Setup of build 72:
## RISC_V
module RISC_V(clk, rst, mem_addr, mem_wdata, mem_we, mem_rdata);
Size: about 1,100 cells after synthesis, ~14,000 um^2 of cells after synthesis.
==> flow/config.mk <==
export PLATFORM = sky130hd
export DESIGN_NAME = RISC_V
export DESIGN_NICKNAME = RISC_V
export VERILOG_FILES = /design/flow/design.v
export SDC_FILE = /design/flow/constraint.sdc
export NUM_CORES = 4
export LEC_CHECK = 0
export CAP_MARGIN = 20
export CELL_PAD_IN_SITES_DETAIL_PLACEMENT = 0
export CELL_PAD_IN_SITES_GLOBAL_PLACEMENT = 3
export CORE_ASPECT_RATIO = 1.3
export CORE_MARGIN = 2
export CORE_UTILIZATION = 58
export CTS_CLUSTER_DIAMETER = 61
export CTS_CLUSTER_SIZE = 10
export GPL_TIMING_DRIVEN = 0
export HOLD_SLACK_MARGIN = 0.27
export MAX_ROUTING_LAYER = met5
export MIN_ROUTING_LAYER = met2
export SETUP_SLACK_MARGIN = 1.0
export SLEW_MARGIN = 40
export TNS_END_PERCENT = 25
==> flow/constraint.sdc <==
create_clock -name core_clock -period 8.0 [get_ports {clk}]
set_input_delay 1.6000 -clock core_clock [delete_from_list [all_inputs] [get_ports {clk}]]
set_output_delay 1.6000 -clock core_clock [all_outputs]
set_load 0.01 [all_outputs]
run.sh (not shown) runs the stock make flow with config.mk's settings and CLKGATE_MAP_FILE=.
Run status, build 72: aborted in 3_1_place_gp_skip_io, error GPL-0301
--- input diff build 72..build 33 ---
# build 72
export LEC_CHECK = 0
export CAP_MARGIN = 20
export CELL_PAD_IN_SITES_DETAIL_PLACEMENT = 0
export CELL_PAD_IN_SITES_GLOBAL_PLACEMENT = 3
export CORE_ASPECT_RATIO = 1.3
export CORE_MARGIN = 2
export CORE_UTILIZATION = 58
export CTS_CLUSTER_DIAMETER = 61
export CTS_CLUSTER_SIZE = 10
export GPL_TIMING_DRIVEN = 0
export HOLD_SLACK_MARGIN = 0.27
export MAX_ROUTING_LAYER = met5
export MIN_ROUTING_LAYER = met2
export SETUP_SLACK_MARGIN = 1.0
export SLEW_MARGIN = 40
export TNS_END_PERCENT = 25
create_clock -name core_clock -period 8.0 [get_ports {clk}]
# build 33
export LEC_CHECK = 0
export CAP_MARGIN = 20
export CORE_MARGIN = 2
export CORE_UTILIZATION = 64
export SLEW_MARGIN = 20
create_clock -name core_clock -period 4.36 [get_ports {clk}]
Results
- Build 33 | ERROR | 5_1_grt
- Taking build 72 as the reference, in build 33 synthesized area neither gained nor lost much; floorplan utilization picked up an extra 6.7 points; cell count after synthesis neither gained nor lost much.
- Diff build 72 -> build 33 | height of the die | decrease of 16%
- Per the comparison of build 33 with build 72, number of placement rows lower; mean instance size in the synthesized netlist flat; fraction of synthesized cell area in xor and xnor cells held steady; chip area from the yosys synthesis statistics held steady; placeable core region decreased by about 10% relative to the old numbers.
- | total die size | build 33 vs build 72 | better |
## Diff of input files: build 87 against build 33
# build 33
export LEC_CHECK = 0
export CAP_MARGIN = 20
export CORE_MARGIN = 2
export CORE_UTILIZATION = 64
export SLEW_MARGIN = 20
create_clock -name core_clock -period 4.36 [get_ports {clk}]
# build 87
export LEC_CHECK = 0
export CAP_MARGIN = 20
export CORE_MARGIN = 2
export CORE_UTILIZATION = 72
export CTS_CLUSTER_DIAMETER = 397
export CTS_CLUSTER_SIZE = 37
export HOLD_SLACK_MARGIN = -0.08
export SLEW_MARGIN = 20
create_clock -name core_clock -period 3.73 [get_ports {clk}]
Findings:
- Re cell area after technology mapping: no difference whatsoever between build 33 and build 87.
- Build 87 failed in 4_1_cts with DPL-0033.
- On total die size, build 87 does better than build 33.
- Lower floorplan utilization goes to build 33 over build 87.
- Build 87 falls short of build 33 in setup slack after placement.
Setup changes, build 87 to build 67
# build 87
export LEC_CHECK = 0
export CAP_MARGIN = 20
export CORE_MARGIN = 2
export CORE_UTILIZATION = 72
export CTS_CLUSTER_DIAMETER = 397
export CTS_CLUSTER_SIZE = 37
export HOLD_SLACK_MARGIN = -0.08
export SLEW_MARGIN = 20
create_clock -name core_clock -period 3.73 [get_ports {clk}]
# build 67
export LEC_CHECK = 0
export ABC_AREA = 1
export CAP_MARGIN = 20
export CORE_ASPECT_RATIO = 1.45
export CORE_MARGIN = 2
export CORE_UTILIZATION = 72
export CTS_CLUSTER_DIAMETER = 373
export CTS_CLUSTER_SIZE = 98
export SETUP_SLACK_MARGIN = 0.68
export SLEW_MARGIN = 20
create_clock -name core_clock -period 4.96 [get_ports {clk}]
Results
- Build 67 did not finish: a tool error stopped it during 5_1_grt.
- On number of instances in the synthesized netlist, the lower figure sits with build 87, not build 67.
- NOTE number of placement rows build 87->build 67 increased by more than 10%
- Looking at parity-gate share of the synthesized area counting xor and xnor cells across build 67 and build 87, the one that comes out lower is build 87.
--- input diff build 67..build 59 ---
# build 67
export LEC_CHECK = 0
export ABC_AREA = 1
export CAP_MARGIN = 20
export CORE_ASPECT_RATIO = 1.45
export CORE_MARGIN = 2
export CORE_UTILIZATION = 72
export CTS_CLUSTER_DIAMETER = 373
export CTS_CLUSTER_SIZE = 98
export SETUP_SLACK_MARGIN = 0.68
export SLEW_MARGIN = 20
create_clock -name core_clock -period 4.96 [get_ports {clk}]
# build 59
export LEC_CHECK = 0
export ABC_AREA = 1
export CAP_MARGIN = 20
export CORE_ASPECT_RATIO = 1.42
export CORE_MARGIN = 2
export CORE_UTILIZATION = 72
export CTS_CLUSTER_DIAMETER = 373
export CTS_CLUSTER_SIZE = 98
export PLACE_DENSITY = 0.36
export SETUP_SLACK_MARGIN = 0.68
export SLEW_MARGIN = 20
create_clock -name core_clock -period 4.96 [get_ports {clk}]
--- outcome ---
- Status for build 59 and build 67: no clean run
- Build 67 terminated abnormally: 5_1_grt reported DPL-0038.
- Area of the synthesized netlist per yosys stat: build 59 vs build 67 identical
- As far as share of the yosys chip area belonging to registers goes, build 67 and build 59 are indistinguishable; the numbers are identical.
- Placement-stage cell area across build 59 and build 67: no real change.
- Changes observed in build 59 relative to build 67: area of the die flat, number of cell rows flat, post-CTS setup buffer count up 70.
- Number of gates resized after cts sits higher in build 59 than in build 67.
- From build 67 to build 59, total number of H-tree levels did not move at all.
Setup changes, build 59 to build 43
# build 59
export LEC_CHECK = 0
export ABC_AREA = 1
export CAP_MARGIN = 20
export CORE_ASPECT_RATIO = 1.42
export CORE_MARGIN = 2
export CORE_UTILIZATION = 72
export CTS_CLUSTER_DIAMETER = 373
export CTS_CLUSTER_SIZE = 98
export PLACE_DENSITY = 0.36
export SETUP_SLACK_MARGIN = 0.68
export SLEW_MARGIN = 20
create_clock -name core_clock -period 4.96 [get_ports {clk}]
# build 43
export LEC_CHECK = 0
export CAP_MARGIN = 20
export CORE_MARGIN = 2
export CORE_UTILIZATION = 40
export SLEW_MARGIN = 20
create_clock -name core_clock -period 7.85 [get_ports {clk}]
Summary — share of the core filled by cells before placement, build 43 relative to build 59: lower, by 32 points.
[build 43 vs build 59] number of gates given a new drive strength after cts: lower in build 43
In build 43 the parity-gate share of the synthesized area counting xor and xnor cells turned out 0.17 points lower than in build 59.
Diff build 59..build 43 | post-synthesis share of cell area spent on full adders, half adders and majority gates | negligible
Build 43 finished every stage and its layout cleared the timing, design-rule and antenna checks.
Number of CTS-inserted buffers ended up 19 higher on build 43 than on build 59.
When build 43 is set beside build 59, its yosys synthesis chip area turns out to be about 1.8% smaller.
Compared with build 59, in build 43 post-synthesis area per instance went up, summed instance area of the synthesized netlist moved down.
Relative to build 59, the cell total after placement measured on build 43 has decreased by more than a quarter.
Lower number of instances in the synthesized netlist goes to build 43 over build 59.
When the final numbers for build 43 and build 59 were put side by side, the core area turned out to be greater in build 43.
